// MACRegister
module MACRegister(
    input clk,
    input rst,
    input [1:0] opcode,
    input [15:0] a,
    input [15:0] b,
    output [31:0] dataOut
    );
    reg [31:0] register;
    assign dataOut = register;
    wire [31:0] product;
    wire [31:0] sum;
    ArrayMultiplier multiplier(a, b, product);
    Adder32 adder(register, product, sum);
    always @ (posedge clk) begin
        if (rst)
            register <= 32'd0;
        else case (opcode)
            2'd1:  
                register <= {a, b};
            2'd2:  
                register <= sum;
        endcase
    end
endmodule
clock: 5.45 ns
lec_check: 0
cap_margin: 20
core_margin: 2
core_utilization: 70
cts_cluster_diameter: 379
cts_cluster_size: 13
place_density_lb_addon: 0.06
setup_slack_margin: 1.6
slew_margin: 20
run.sh (not shown) runs the stock make flow with config.mk's settings and CLKGATE_MAP_FILE=.
The starting point ran to the end with violations: negative setup slack.
Change:
CORE_UTILIZATION = 40   (was 70)
CTS_CLUSTER_DIAMETER = default   (was 379)
CTS_CLUSTER_SIZE = default   (was 13)
PLACE_DENSITY_LB_ADDON = default   (was 0.06)
SETUP_SLACK_MARGIN = 5.0   (was 1.6)
clock period = 17.7 ns   (was 5.45 ns; I/O delays follow)
- The changed run completed with no timing, DRC or antenna violations
- wire length went down by about a fifth
- utilization went down by 39 points
- setup slack improved by 9.9 ns
Change:
CORE_UTILIZATION = 68   (was 40)
SETUP_SLACK_MARGIN = -0.49   (was 5.0)
clock period = 15.3 ns   (was 17.7 ns; I/O delays follow)
=> The new run finished with negative setup slack left. Die area decreases by well over a third. Count of clock-buffer cells in the layout does not change. Hold slack is about the same. First-iteration DRC count decreases by a little under a tenth. Global-route usage increases by 12 points. Area after synthesis is unchanged. Design area decreases slightly. Core utilization increases by 32 points. Worst setup slack loses 2.0 ns.
Change:
CORE_ASPECT_RATIO = 1.11   (was default)
CORE_UTILIZATION = 40   (was 68)
MAX_ROUTING_LAYER = met4   (was default)
SETUP_SLACK_MARGIN = default   (was -0.49)
clock period = 19.0 ns   (was 15.3 ns; I/O delays follow)
Result: This time the run never finished: it broke off in detailed routing (5_2_route), error DRT-0255; synthesized area does not change; global-route usage decreases by 13 points; die area is higher by 67%; synthesized cell count is unchanged.

========
Starting RTL as in the previous note.
==> flow/config.mk <==
export PLATFORM = sky130hd
export DESIGN_NAME = MACRegister
export DESIGN_NICKNAME = MACRegister
export VERILOG_FILES = /design/flow/design.v
export SDC_FILE = /design/flow/constraint.sdc
export NUM_CORES = 4
export LEC_CHECK = 0
export ABC_AREA = 1
export CAP_MARGIN = 20
export CORE_MARGIN = 2
export CORE_UTILIZATION = 69
export PLACE_DENSITY = 0.39
export SETUP_SLACK_MARGIN = 2.55
export SLEW_MARGIN = 20
==> flow/constraint.sdc <==
create_clock -name core_clock -period 11.4 [get_ports {clk}]
set_input_delay 2.2800 -clock core_clock [delete_from_list [all_inputs] [get_ports {clk}]]
set_output_delay 2.2800 -clock core_clock [all_outputs]
set_load 0.01 [all_outputs]
The first run produced a layout that fails on negative setup slack.
Change:
Settings changed: ABC_AREA 1 to default, PLACE_DENSITY 0.39 to default, SETUP_SLACK_MARGIN 2.55 to 1.0.
The changed run finished but fails on negative setup slack.
Area after synthesis came out lower by a few percent.
Non-clock buffer count came out lower by 1.
Count of clock-buffer cells in the layout came out lower by 1.
Wire length came out lower by a few percent.
Setup slack gains 37 ps.
Design area came out lower by a few percent.
Change:
Settings changed: CORE_UTILIZATION 69 to 70, CTS_CLUSTER_SIZE from default to 13, SETUP_SLACK_MARGIN 1.0 to default.
Clock period 11.4 ns to 5.45 ns, I/O delays scaled along.
What happened: The changed run finished but failed the layout checks on negative setup slack; worst hold slack gets better by 6.0 ps; utilization goes up by 5.6 points; clock-buffer cell count stays the same; final area increases by 3.6%; synthesized area stays the same; sequential cell count is unchanged; routed wire length went up by 12%; cell count is higher by 2.1%.
Change:
Settings changed: CORE_UTILIZATION 70 to 9, CTS_CLUSTER_SIZE 13 to default, SETUP_SLACK_MARGIN from default to 1.0.
Clock period 5.45 ns to 19.2 ns, I/O delays scaled along.
Outcome: The changed run completed with no timing, DRC or antenna violations; worst setup slack improved by 11000 ps; core utilization is lower by 75 points; design area is higher by about 5%.
Change:
Settings changed: ABC_AREA from default to 1, CORE_UTILIZATION 9 to 65.
Clock period 19.2 ns to 11.0 ns, I/O delays scaled along.
Outcome:
- This time the run finished with negative setup slack left
- final area shrinks by 6.9%
- routed wire length shrinks by 19%
- core utilization grows by 63 points
- synthesized cell count grows by 25%
- count of clock-buffer cells in the layout is unchanged
- worst setup slack loses 6100 ps
- sequential cell count stays the same
- cell count shrinks by 40%
- die size shrinks by 85%
Change:
Settings changed: CORE_UTILIZATION 65 to 40, MAX_ROUTING_LAYER from default to met4, SETUP_SLACK_MARGIN 1.0 to default.
Clock period 11.0 ns to 29.9 ns, I/O delays scaled along.
- The changed run completed with no timing, DRC or antenna violations
- synthesized cell count stays the same
- sequential share of layout area grows by 0.38 points
- final area came out lower by a few percent
- global-route usage shrinks by 9.5 points
- routed wire length shrinks by roughly a tenth
- count of clock-buffer cells in the layout does not change
- first-iteration DRC count grows by a quarter to a third
- non-clock buffer count fell by 68

========
## north
MACRegister again, from the RTL that the note above started with.
Settings: LEC_CHECK=0, CAP_MARGIN=20, CELL_PAD_IN_SITES_GLOBAL_PLACEMENT=0, CORE_MARGIN=2, CORE_UTILIZATION=41, CTS_CLUSTER_SIZE=76, GPL_ROUTABILITY_DRIVEN=0, GPL_TIMING_DRIVEN=1, MAX_ROUTING_LAYER=met5, MIN_ROUTING_LAYER=met1, PLACE_DENSITY=0.93, SETUP_SLACK_MARGIN=-1.53, SLEW_MARGIN=20; clock period 25.6 ns.
Relative to north, the following input files were edited for south:
- MAX_ROUTING_LAYER removed (was met5)
- CORE_UTILIZATION changed from 41 to 71
- GPL_TIMING_DRIVEN removed (was 1)
- MIN_ROUTING_LAYER removed (was met1)
- PLACE_DENSITY removed (was 0.93)
- GPL_ROUTABILITY_DRIVEN removed (was 0)
- CTS_CLUSTER_SIZE removed (was 76)
- SETUP_SLACK_MARGIN changed from -1.53 to 1.0
- CELL_PAD_IN_SITES_GLOBAL_PLACEMENT removed (was 0)
- the clock period (ns, I/O delays scaled along) changed from 25.6 to 17.7
==> comparison <==
From south to north, synthesized-area fraction occupied by adder cells did not move at all.
Wire length of the first global-routing pass: south higher than north
Least setup slack across all paths after layout: south vs north down 3.80 ns
Compared with north, south shows a higher share of the clock period used by the worst path.
Higher total detailed-routing wirelength goes to south over north.
Comparing south and north, met3 capacity usage during global routing is lower on north.
Area of all placed cells without fillers ended up 3.7% higher on south than on north.
Delta (south minus north): cell count fell 80, final standard cell utilization of the core rose 36 points.
diff inputs: south => east
- ABC_AREA now 1, previously not set
- CTS_CLUSTER_SIZE now 98, previously not set
- CORE_UTILIZATION now 72, was 71
- CAP_MARGIN now 15, was 20
- the clock period (ns, I/O delays scaled along) now 11.0, was 17.7
Results
Re number of rows in the core area: east and south aren't equal, and the higher value belongs to east.
Looking at the reports, south completed the entire flow and the layout it produced met the timing, design-rule and antenna checks.
Every stage of east finished as expected; the final checks, on the other hand, flagged negative setup slack, which means the layout fails.
Per the comparison of east with south, routed wirelength normalized by instance count decreased about 12%; max-slew headroom at the worst pin decreased 20 points.
#### Input delta (west over east)
- SETUP_SLACK_MARGIN now -1.07, was 1.0
- CTS_CLUSTER_DIAMETER now 229, previously not set
- PLACE_DENSITY now 0.37, previously not set
Findings:
- Final weighted congestion of routability-driven global placement (west vs. east) increases by a few percent
- west ends up with a non-clock buffer count that is about 8% lower than in east.
- Going from east to west, final core area utilization went down by 1.3 points; violation count after the first detailed-routing iteration went down by about 20%.
- None of the runs east and west ends with a clean layout.
- In west the implementation completed, yet the final layout does not meet the checks, the culprit being negative setup slack.
Here is what was changed in the inputs of middle compared with west.
- CTS_CLUSTER_DIAMETER changed from 229 to 159
- SETUP_SLACK_MARGIN changed from -1.07 to -0.49
- CAP_MARGIN changed from 15 to 40
- CTS_CLUSTER_SIZE removed (was 98)
- PLACE_DENSITY removed (was 0.37)
- ABC_AREA removed (was 1)
- the clock period (ns, I/O delays scaled along) changed from 11.0 to 15.3
## What came out
middle finished all stages; however, its layout fails the closing checks, the failures being negative setup slack. Diff west -> middle: number of placement rows decreased by 1 relative to the old numbers; clock slew seen by the registers of the worst setup and hold paths closely matched the old numbers; length of routed wiring on met1 decreased by 1.3% relative to the old numbers. Number of distinct library cells after synthesis in middle is 6 higher than in west. Compared with west, middle shows a transition time at the pin with the least slew margin that is 0.25 ns lower.

========
Starting RTL as in the previous note.
clock: 11.9 ns
lec_check: 0
cap_margin: 35
cell_pad_in_sites_detail_placement: 2
cell_pad_in_sites_global_placement: 3
core_aspect_ratio: 1.11
core_margin: 7
core_utilization: 40
cts_cluster_diameter: 341
gpl_timing_driven: 0
max_routing_layer: met4
place_density_lb_addon: 0.25
slew_margin: 20
tns_end_percent: 15
The starting point completed and failed the layout checks on setup timing.
Then changed:
CAP_MARGIN = 20   (was 35)
CELL_PAD_IN_SITES_DETAIL_PLACEMENT = not set   (was 2)
CELL_PAD_IN_SITES_GLOBAL_PLACEMENT = not set   (was 3)
CORE_ASPECT_RATIO = not set   (was 1.11)
CORE_MARGIN = 2   (was 7)
CORE_UTILIZATION = 72   (was 40)
CTS_CLUSTER_DIAMETER = not set   (was 341)
GPL_TIMING_DRIVEN = not set   (was 0)
MAX_ROUTING_LAYER = not set   (was met4)
PLACE_DENSITY = 0.67   (was not set)
PLACE_DENSITY_LB_ADDON = not set   (was 0.25)
TNS_END_PERCENT = not set   (was 15)
clock period = 15.1 ns   (was 11.9 ns; I/O delays follow)
The new run finished but fails on setup timing.
Synthesized cell count does not change.
Design area drops by 2.5%.
Area after synthesis is unchanged.
Then changed:
CTS_CLUSTER_SIZE = 13   (was not set)
PLACE_DENSITY = not set   (was 0.67)
PLACE_DENSITY_LB_ADDON = 0.06   (was not set)
SETUP_SLACK_MARGIN = 1.6   (was not set)
clock period = 5.45 ns   (was 15.1 ns; I/O delays follow)
Outcome: The new run finished but fails on setup timing. Worst setup slack gets worse by 7.9 ns. Clock skew stays flat.
Then changed:
ABC_AREA = 1   (was not set)
CTS_CLUSTER_SIZE = not set   (was 13)
PLACE_DENSITY_LB_ADDON = 0.08   (was 0.06)
SETUP_SLACK_MARGIN = not set   (was 1.6)
clock period = 14.1 ns   (was 5.45 ns; I/O delays follow)
What happened:
- The changed run finished with setup timing left
- setup slack improves by 7.2 ns
- critical path depth came out higher by 2
- wire length went down by roughly a tenth
- die area went up by a few percent
- hold slack improves by 0.039 ns
- final cell count went up by roughly a tenth
- via count goes up by a few percent
- design area goes down by a few percent
- synthesized cell count came out higher by a quarter to a third
Then changed:
PLACE_DENSITY_LB_ADDON = not set   (was 0.08)
SETUP_SLACK_MARGIN = 1.0   (was not set)
clock period = 11.4 ns   (was 14.1 ns; I/O delays follow)
After rerunning: The new run reached the layout checks and failed them: setup timing; worst hold slack gets better by 0.0087 ns; clock skew hardly moves; global-route usage hardly moves; synthesized cell count does not change; wire length goes down by 1.8%; worst setup slack is worse by 2.1 ns; register-to-register slack is worse by 2.5 ns; flip-flop count stays the same.

========
MACRegister again, from the RTL that the note above started with.
export LEC_CHECK = 0
export ABC_AREA = 1
export CAP_MARGIN = 40
export CORE_MARGIN = 2
export CORE_UTILIZATION = 72
export CTS_CLUSTER_DIAMETER = 159
export CTS_CLUSTER_SIZE = 31
export HOLD_SLACK_MARGIN = -0.08
export PLACE_DENSITY_LB_ADDON = 0.18
export SETUP_SLACK_MARGIN = 2.07
export SLEW_MARGIN = 20
create_clock -name core_clock -period 10.5 [get_ports {clk}]
The first run reached the layout checks and failed them: negative setup slack.
==> next run, changes <==
- ABC_AREA: 1 -> unset
- CAP_MARGIN: 40 -> 20
- CORE_UTILIZATION: 72 -> 65
- CTS_CLUSTER_DIAMETER: 159 -> unset
- CTS_CLUSTER_SIZE: 31 -> unset
- HOLD_SLACK_MARGIN: -0.08 -> unset
- PLACE_DENSITY_LB_ADDON: 0.18 -> unset
- SETUP_SLACK_MARGIN: 2.07 -> 1.0
- clock period: 10.5 -> 19.2 ns (I/O delays scaled with it)
=>
- Now the flow completed without violations
- non-clock buffer count came out lower by 65
- hold slack degrades by 0.038 ns
- design area came out lower by 9.6%
- via count came out lower by 16%
- cell count came out lower by 19%
- core utilization came out lower by 12 points
- synthesized area came out lower by 4.3%
==> next run, changes <==
- CORE_UTILIZATION: 65 -> 40
- clock period: 19.2 -> 17.7 ns (I/O delays scaled with it)
What happened:
- The changed run completed with no timing, DRC or antenna violations
- synthesized cell count is unchanged
- clock-buffer cell count is unchanged
- routed wire length falls by 1.2%
- hold slack stays flat
- critical path depth stays the same
- core utilization falls by 25 points
- worst setup slack degrades by 0.60 ns

========
Setup of build 74:
MACRegister again, from the RTL that the note above started with.
==> flow/config.mk <==
export PLATFORM = sky130hd
export DESIGN_NAME = MACRegister
export DESIGN_NICKNAME = MACRegister
export VERILOG_FILES = /design/flow/design.v
export SDC_FILE = /design/flow/constraint.sdc
export NUM_CORES = 4
export LEC_CHECK = 0
export CAP_MARGIN = 20
export CELL_PAD_IN_SITES_GLOBAL_PLACEMENT = 0
export CORE_ASPECT_RATIO = 1.38
export CORE_MARGIN = 2
export CORE_UTILIZATION = 57
export CTS_CLUSTER_DIAMETER = 390
export CTS_CLUSTER_SIZE = 38
export SETUP_SLACK_MARGIN = 2.54
export SLEW_MARGIN = 20
export TNS_END_PERCENT = 75
==> flow/constraint.sdc <==
create_clock -name core_clock -period 28.2 [get_ports {clk}]
set_input_delay 5.6400 -clock core_clock [delete_from_list [all_inputs] [get_ports {clk}]]
set_output_delay 5.6400 -clock core_clock [all_outputs]
set_load 0.01 [all_outputs]
Build 74: no failed stages, no open violations at the end
> inputs changed (build 74 -> build 43)
# build 74
export LEC_CHECK = 0
export CAP_MARGIN = 20
export CELL_PAD_IN_SITES_GLOBAL_PLACEMENT = 0
export CORE_ASPECT_RATIO = 1.38
export CORE_MARGIN = 2
export CORE_UTILIZATION = 57
export CTS_CLUSTER_DIAMETER = 390
export CTS_CLUSTER_SIZE = 38
export SETUP_SLACK_MARGIN = 2.54
export SLEW_MARGIN = 20
export TNS_END_PERCENT = 75
create_clock -name core_clock -period 28.2 [get_ports {clk}]
# build 43
export LEC_CHECK = 0
export CAP_MARGIN = 20
export CELL_PAD_IN_SITES_GLOBAL_PLACEMENT = 1
export CORE_ASPECT_RATIO = 1.38
export CORE_MARGIN = 2
export CORE_UTILIZATION = 54
export CTS_CLUSTER_DIAMETER = 390
export CTS_CLUSTER_SIZE = 88
export PLACE_DENSITY = 0.81
export SETUP_SLACK_MARGIN = 2.54
export SLEW_MARGIN = 35
export TNS_END_PERCENT = 75
create_clock -name core_clock -period 21.5 [get_ports {clk}]
==> comparison <==
Worst setup slack in build 43 vs build 74: down 3.54 ns
Relative to build 74, first-pass GRT wire length has gone down in build 43.
Going from build 74 to build 43, total core area shows an increase of 6.4%, length of routed met2 wiring went down, total met3 wirelength after detailed routing -66 µm, portion of the clock cycle consumed by the worst path in the final layout higher, overall track demand over capacity in global routing decreased 1.6 points.
What build 58 does differently from build 43 at the input level:
# build 43
export LEC_CHECK = 0
export CAP_MARGIN = 20
export CELL_PAD_IN_SITES_GLOBAL_PLACEMENT = 1
export CORE_ASPECT_RATIO = 1.38
export CORE_MARGIN = 2
export CORE_UTILIZATION = 54
export CTS_CLUSTER_DIAMETER = 390
export CTS_CLUSTER_SIZE = 88
export PLACE_DENSITY = 0.81
export SETUP_SLACK_MARGIN = 2.54
export SLEW_MARGIN = 35
export TNS_END_PERCENT = 75
create_clock -name core_clock -period 21.5 [get_ports {clk}]
# build 58
export LEC_CHECK = 0
export ABC_AREA = 1
export CAP_MARGIN = 5
export CELL_PAD_IN_SITES_GLOBAL_PLACEMENT = 1
export CORE_ASPECT_RATIO = 0.51
export CORE_MARGIN = 2
export CORE_UTILIZATION = 54
export CTS_CLUSTER_DIAMETER = 390
export CTS_CLUSTER_SIZE = 88
export PLACE_DENSITY = 0.42
export SETUP_SLACK_MARGIN = -1.61
export SLEW_MARGIN = 35
export TNS_END_PERCENT = 25
create_clock -name core_clock -period 21.5 [get_ports {clk}]
Results
For met1 routed wirelength after detailed routing, dividing the value from build 43 by the value from build 58 gives 0.63.
Compared build 58 vs build 43, and via density per instance is down in build 58.
Build 58 reached the end of the flow, and the finished layout is clean on the timing, design-rule and antenna checks.
From build 58 to build 43, flip-flop count did not move at all.
Re worst-margin pin slew: build 43 was lower than build 58.
On die area, build 43 beats build 58.
The inputs of build 19 differ from those of build 58 as listed below.
# build 58
export LEC_CHECK = 0
export ABC_AREA = 1
export CAP_MARGIN = 5
export CELL_PAD_IN_SITES_GLOBAL_PLACEMENT = 1
export CORE_ASPECT_RATIO = 0.51
export CORE_MARGIN = 2
export CORE_UTILIZATION = 54
export CTS_CLUSTER_DIAMETER = 390
export CTS_CLUSTER_SIZE = 88
export PLACE_DENSITY = 0.42
export SETUP_SLACK_MARGIN = -1.61
export SLEW_MARGIN = 35
export TNS_END_PERCENT = 25
create_clock -name core_clock -period 21.5 [get_ports {clk}]
# build 19
export LEC_CHECK = 0
export CAP_MARGIN = 20
export CELL_PAD_IN_SITES_DETAIL_PLACEMENT = 1
export CELL_PAD_IN_SITES_GLOBAL_PLACEMENT = 2
export CORE_ASPECT_RATIO = 0.98
export CORE_MARGIN = 10
export CORE_UTILIZATION = 54
export CTS_CLUSTER_DIAMETER = 390
export CTS_CLUSTER_SIZE = 88
export GPL_TIMING_DRIVEN = 0
export MAX_ROUTING_LAYER = met4
export PLACE_DENSITY_LB_ADDON = 0.08
export SETUP_SLACK_MARGIN = -0.87
export SLEW_MARGIN = 25
export TNS_END_PERCENT = 75
create_clock -name core_clock -period 21.5 [get_ports {clk}]
Findings:
For per-cell routed wire length, dividing the value from build 58 by the value from build 19 gives 0.73. Run comparison: build 58 highest metal layer used by the detailed router met5; build 19 highest metal layer used by the detailed router met4. Comparing final-layout clock-cell area share for build 19 and build 58, the smaller number came from build 58. Between build 19 and build 58, the wire length on met2 is higher for build 19. Maximum fanout encountered on the critical timing path ended up 7 lower on build 19 than on build 58. Of build 19 and build 58, the lower register share after synthesis belongs to build 58.
